==> inputs of build 10 <==
==> flow/design.v <==
module project_euler_17(
  input clk,
  input reset,
  output reg [3:0] ones_digit,
  output reg [3:0] tens_digit,
  output reg [3:0] hundreds_digit,
  output reg [15:0] letter_count,
  output reg done
);
  integer next_ones_digit;
  integer next_tens_digit;
  integer next_hundreds_digit;
  integer letters;
  always @(posedge clk or posedge reset)
  begin
    if (reset) begin
      ones_digit <= 0;
      tens_digit <= 0;
      hundreds_digit <= 0;
      letter_count <= 0;
      done <= 0;
    end
    else if (!done) begin
      next_ones_digit = 0;
      next_tens_digit = 0;
      next_hundreds_digit = 0;
      letters = 0;
      next_tens_digit[3:0] = tens_digit;
      next_hundreds_digit[3:0] = hundreds_digit;
      if (ones_digit == 9) begin
        next_ones_digit = 0;
        if (tens_digit == 9) begin
          next_tens_digit = 0;
          if (hundreds_digit == 9) begin
            next_hundreds_digit = 0;
            letters += 11;  
            done <= 1;
          end
          else
            next_hundreds_digit[3:0] = hundreds_digit + 1;
        end
        else
          next_tens_digit[3:0] = tens_digit + 1;
      end
      else
        next_ones_digit[3:0] = ones_digit + 1;
      if (next_tens_digit != 1) begin
        case (next_ones_digit)
          1: letters += 3;  
          2: letters += 3;  
          3: letters += 5;  
          4: letters += 4;  
          5: letters += 4;  
          6: letters += 3;  
          7: letters += 5;  
          8: letters += 5;  
          9: letters += 4;  
        endcase
        case (next_tens_digit)
          2: letters += 6;  
          3: letters += 6;  
          4: letters += 5;  
          5: letters += 5;  
          6: letters += 5;  
          7: letters += 7;  
          8: letters += 6;  
          9: letters += 6;  
        endcase
      end
      else begin
        case (next_ones_digit)
          0: letters += 3;  
          1: letters += 6;  
          2: letters += 6;  
          3: letters += 8;  
          4: letters += 8;  
          5: letters += 7;  
          6: letters += 7;  
          7: letters += 9;  
          8: letters += 8;  
          9: letters += 8;  
        endcase
      end
      case (next_hundreds_digit)
        1: letters += 10;  
        2: letters += 10;  
        3: letters += 12;  
        4: letters += 11;  
        5: letters += 11;  
        6: letters += 10;  
        7: letters += 12;  
        8: letters += 12;  
        9: letters += 11;  
      endcase
      if (next_hundreds_digit > 0 && ((next_ones_digit > 0) || (next_tens_digit > 0)))
        letters += 3;  
      ones_digit <= next_ones_digit[3:0];
      tens_digit <= next_tens_digit[3:0];
      hundreds_digit <= next_hundreds_digit[3:0];
      letter_count <= letter_count + letters[15:0];
    end
  end
endmodule
==> flow/run.sh <==
#!/bin/bash
# the make line also repeats each setting of config.mk as NAME=value (left out here)
make -C /OpenROAD-flow-scripts/flow DESIGN_CONFIG=/design/flow/config.mk WORK_HOME=/design/flow/orfs CLKGATE_MAP_FILE= finish
==> flow/config.mk <==
export PLATFORM = sky130hd
export DESIGN_NAME = project_euler_17
export DESIGN_NICKNAME = project_euler_17
export VERILOG_FILES = /design/flow/design.v
export SDC_FILE = /design/flow/constraint.sdc
export NUM_CORES = 4
export LEC_CHECK = 0
export CAP_MARGIN = 35
export CORE_MARGIN = 2
export CORE_UTILIZATION = 61
export CTS_CLUSTER_SIZE = 49
export SETUP_SLACK_MARGIN = 1.48
export SLEW_MARGIN = 20
==> flow/constraint.sdc <==
create_clock -name core_clock -period 5.86 [get_ports {clk}]
set_input_delay 1.1720 -clock core_clock [delete_from_list [all_inputs] [get_ports {clk}]]
set_output_delay 1.1720 -clock core_clock [all_outputs]
set_load 0.01 [all_outputs]
==> build 88: changes against build 10 <==
Settings changed: CAP_MARGIN 35 to 20, CORE_ASPECT_RATIO set to 1.44, CORE_UTILIZATION 61 to 64, CTS_CLUSTER_SIZE 49 to not set, SETUP_SLACK_MARGIN 1.48 to not set.
==> flow/constraint.sdc (replaced) <==
create_clock -name core_clock -period 10.0 [get_ports {clk}]
set_input_delay 2.0000 -clock core_clock [delete_from_list [all_inputs] [get_ports {clk}]]
set_output_delay 2.0000 -clock core_clock [all_outputs]
set_load 0.01 [all_outputs]
==> build 26: changes against build 10 <==
Settings changed: ABC_AREA set to 1, CAP_MARGIN 35 to 20, CORE_UTILIZATION 61 to 65, CTS_CLUSTER_SIZE 49 to not set, SETUP_SLACK_MARGIN 1.48 to not set.
==> flow/constraint.sdc (replaced) <==
create_clock -name core_clock -period 6.35 [get_ports {clk}]
set_input_delay 1.2700 -clock core_clock [delete_from_list [all_inputs] [get_ports {clk}]]
set_output_delay 1.2700 -clock core_clock [all_outputs]
set_load 0.01 [all_outputs]
==> summary of the runs <==
Against build 10, the combinational power of build 26 is smaller by about 33%.
Of build 26 and build 10, build 10 has the higher global-route usage (gap 0.23 points).
Of build 88 and build 26, build 26 has the higher fmax (gap 19%, measured against build 26).
Via count: build 26 is lower than build 10 (about 14%).
Die size, lowest first: build 26, build 88, build 10.
Cell area: build 26 < build 88 < build 10.
Against build 10, the first-iteration DRC count of build 26 is smaller by 51%.
The lowest clock power belongs to build 88, the highest to build 26.
The lowest clock skew belongs to build 10, the highest to build 26.

---

==> inputs of run B <==
Starts from the design.v that is shown in full above.
Settings: LEC_CHECK=0, CAP_MARGIN=35, CELL_PAD_IN_SITES_DETAIL_PLACEMENT=0, CORE_ASPECT_RATIO=0.5, CORE_MARGIN=9, CORE_UTILIZATION=64, CTS_CLUSTER_DIAMETER=105, GPL_ROUTABILITY_DRIVEN=1, HOLD_SLACK_MARGIN=0.07, MAX_ROUTING_LAYER=met5, PLACE_DENSITY_LB_ADDON=0.05, SLEW_MARGIN=0, TNS_END_PERCENT=25; clock period 9.58 ns.
run.sh (not shown) runs the stock make flow with config.mk's settings and CLKGATE_MAP_FILE=.
==> run R (differences from run B) <==
ABC_AREA = 1   (was not set)
CAP_MARGIN = 0   (was 35)
CELL_PAD_IN_SITES_GLOBAL_PLACEMENT = 2   (was not set)
CORE_ASPECT_RATIO = 1.03   (was 0.5)
CORE_MARGIN = 2   (was 9)
CORE_UTILIZATION = 43   (was 64)
CTS_CLUSTER_DIAMETER = 28   (was 105)
CTS_CLUSTER_SIZE = 36   (was not set)
GPL_TIMING_DRIVEN = 0   (was not set)
HOLD_SLACK_MARGIN = 0.03   (was 0.07)
MIN_ROUTING_LAYER = met2   (was not set)
PLACE_DENSITY_LB_ADDON = 0.08   (was 0.05)
SETUP_SLACK_MARGIN = 1.6   (was not set)
TNS_END_PERCENT = not set   (was 25)
==> run P (differences from run B) <==
CAP_MARGIN = 20   (was 35)
CELL_PAD_IN_SITES_DETAIL_PLACEMENT = not set   (was 0)
CORE_ASPECT_RATIO = not set   (was 0.5)
CORE_MARGIN = 2   (was 9)
CORE_UTILIZATION = 65   (was 64)
CTS_CLUSTER_DIAMETER = 31   (was 105)
GPL_ROUTABILITY_DRIVEN = not set   (was 1)
HOLD_SLACK_MARGIN = not set   (was 0.07)
MAX_ROUTING_LAYER = not set   (was met5)
PLACE_DENSITY_LB_ADDON = not set   (was 0.05)
SLEW_MARGIN = 20   (was 0)
TNS_END_PERCENT = not set   (was 25)
==> flow/constraint.sdc (replaced) <==
create_clock -name core_clock -period 5.57 [get_ports {clk}]
set_input_delay 1.1140 -clock core_clock [delete_from_list [all_inputs] [get_ports {clk}]]
set_output_delay 1.1140 -clock core_clock [all_outputs]
set_load 0.01 [all_outputs]
==> notes <==
Run B went through all stages and came out clean. Run R completed with no timing, DRC or antenna violations. Run P ran to the end with violations: negative setup slack.
The highest clock power belongs to run P, the lowest to run B.
Between run P and run R, the lower cell area is in run R (gap about 16%, measured against run R).
Between run P and run R, the lower routed wire length is in run R (gap 36%, measured against run R).
Flip-flop count is the same in run B and run R.
Of run B and run P, run P has the higher cell count (gap 7.7%, measured against run P).
First-iteration DRC count, highest first: run P, run R, run B.
Core utilization, highest first: run P, run B, run R.
Between run P and run B, the lower combinational power is in run B (gap about 100%, measured against run B).
Sequential share of layout area: run P < run B < run R.
==> figures <==
quantity                                                               run P         run B         run R
Result of the run                                            failed layout checks  no timing/DRC/antenna violations  no timing/DRC/antenna violations
Reasons for failing layout checks                       negative setup slack             -             -
Worst max-slew margin expressed relative to the limit                  39.9%         51.2%         24.7%
Post-Route Utilization                                                 86.1%         80.8%         52.8%
Number of unique standard cell types used by synthesis                    70            70            34
Crit path largest cell delay                                          510 ps        580 ps        480 ps
Fmax                                                                 172 MHz       145 MHz       174 MHz
Layout clock buffer count                                                  6             5             5
Non-CTS inverters                                                         24            24            59
Routed met3 length                                                    667 um        620 um       2680 um
Setup repair after global routing missed its margin                      yes            no            no
Grt peak-use layer                                                      met2          met2          met3
Via density per instance                                                6.64          6.39          6.98
Worst-margin pin slew                                                 901 ps        732 ps       1130 ps
Power consumed by sequential cells                                    282 uW        161 uW        159 uW
Post-Syn Area                                                   0.00291 mm^2  0.00291 mm^2  0.00268 mm^2
Synthesized chip area reported by yosys                         0.00291 mm^2  0.00291 mm^2  0.00268 mm^2
Final-layout clock-cell area share                                     2.22%         4.02%         4.16%
Sequential fraction of the synthesis area                              24.9%         24.9%         27.1%
Met1 track utilization from global routing                             43.1%         26.0%            0%

---

==> 10-27 <==
Starts from the design.v that is shown in full above.
clock: 10.0 ns
lec_check: 0
abc_area: 1
cap_margin: 10
cell_pad_in_sites_detail_placement: 2
core_margin: 2
core_utilization: 70
cts_cluster_size: 95
gpl_routability_driven: 1
hold_slack_margin: 0.11
max_routing_layer: met4
min_routing_layer: met1
place_density_lb_addon: 0.09
slew_margin: 20
tns_end_percent: 10
==> 05-19 (differences from 10-27) <==
==> flow/config.mk (replaced) <==
export PLATFORM = sky130hd
export DESIGN_NAME = project_euler_17
export DESIGN_NICKNAME = project_euler_17
export VERILOG_FILES = /design/flow/design.v
export SDC_FILE = /design/flow/constraint.sdc
export NUM_CORES = 4
export LEC_CHECK = 0
export CAP_MARGIN = 20
export CORE_MARGIN = 2
export CORE_UTILIZATION = 63
export SETUP_SLACK_MARGIN = 2.67
export SLEW_MARGIN = 20
export TNS_END_PERCENT = 20
==> 11-23 (differences from 10-27) <==
==> flow/config.mk (replaced) <==
export PLATFORM = sky130hd
export DESIGN_NAME = project_euler_17
export DESIGN_NICKNAME = project_euler_17
export VERILOG_FILES = /design/flow/design.v
export SDC_FILE = /design/flow/constraint.sdc
export NUM_CORES = 4
export LEC_CHECK = 0
export CAP_MARGIN = 40
export CELL_PAD_IN_SITES_DETAIL_PLACEMENT = 2
export CORE_ASPECT_RATIO = 1.96
export CORE_MARGIN = 2
export CORE_UTILIZATION = 40
export GPL_ROUTABILITY_DRIVEN = 0
export MIN_ROUTING_LAYER = met1
export SLEW_MARGIN = 20
export TNS_END_PERCENT = 75
==> results_dict.tcl <==
# implementation run metrics
set metrics [dict create \
    core_region_area_mm2 0.00441 \
    synth_area_per_cell_um2 8.04 \
    syn-cell-area_mm2 0.00291 \
    status "no timing/DRC/antenna violations" \
    die_w_um 72.0 \
    yosysChipArea_mm2 0.00291 \
    synth_adder_area_share_pct 9.03 \
    die_h_um 72.0 \
]
the above is filed under 05-19

==> results_dict.tcl <==
# implementation run metrics
set metrics [dict create \
    synth_area_per_cell_um2 8.04 \
    regArea_um2 726 \
    synth_adder_area_share_pct 9.03 \
    die_h_um 123 \
    finalCoreUtilization_pct 47.8 \
    core_region_area_mm2 0.00705 \
    status "no timing/DRC/antenna violations" \
    die_w_um 64.9 \
    yosysChipArea_mm2 0.00291 \
]
the above is filed under 11-23

==> results_dict.tcl <==
# metrics dict for downstream scripts
set metrics [dict create \
    status "aborted with a tool error" \
    lastStage "detailed placement" \
    tool.error "[ERROR DPL-0033] detailed placement checks failed during check placement." \
    core_region_area_mm2 0.00366 \
    die_h_um 65.9 \
    die_w_um 65.9 \
    syn-cell-area_mm2 0.00268 \
    logic_family "simple AND/OR/NAND/NOR gates" \
    synth_area_per_cell_um2 6.60 \
    synth_adder_area_share_pct 9.43 \
    yosysChipArea_mm2 0.00268 \
    yosysCellCount 406 \
]
the above is filed under 10-27

Power and IR drop assume default switching activity.
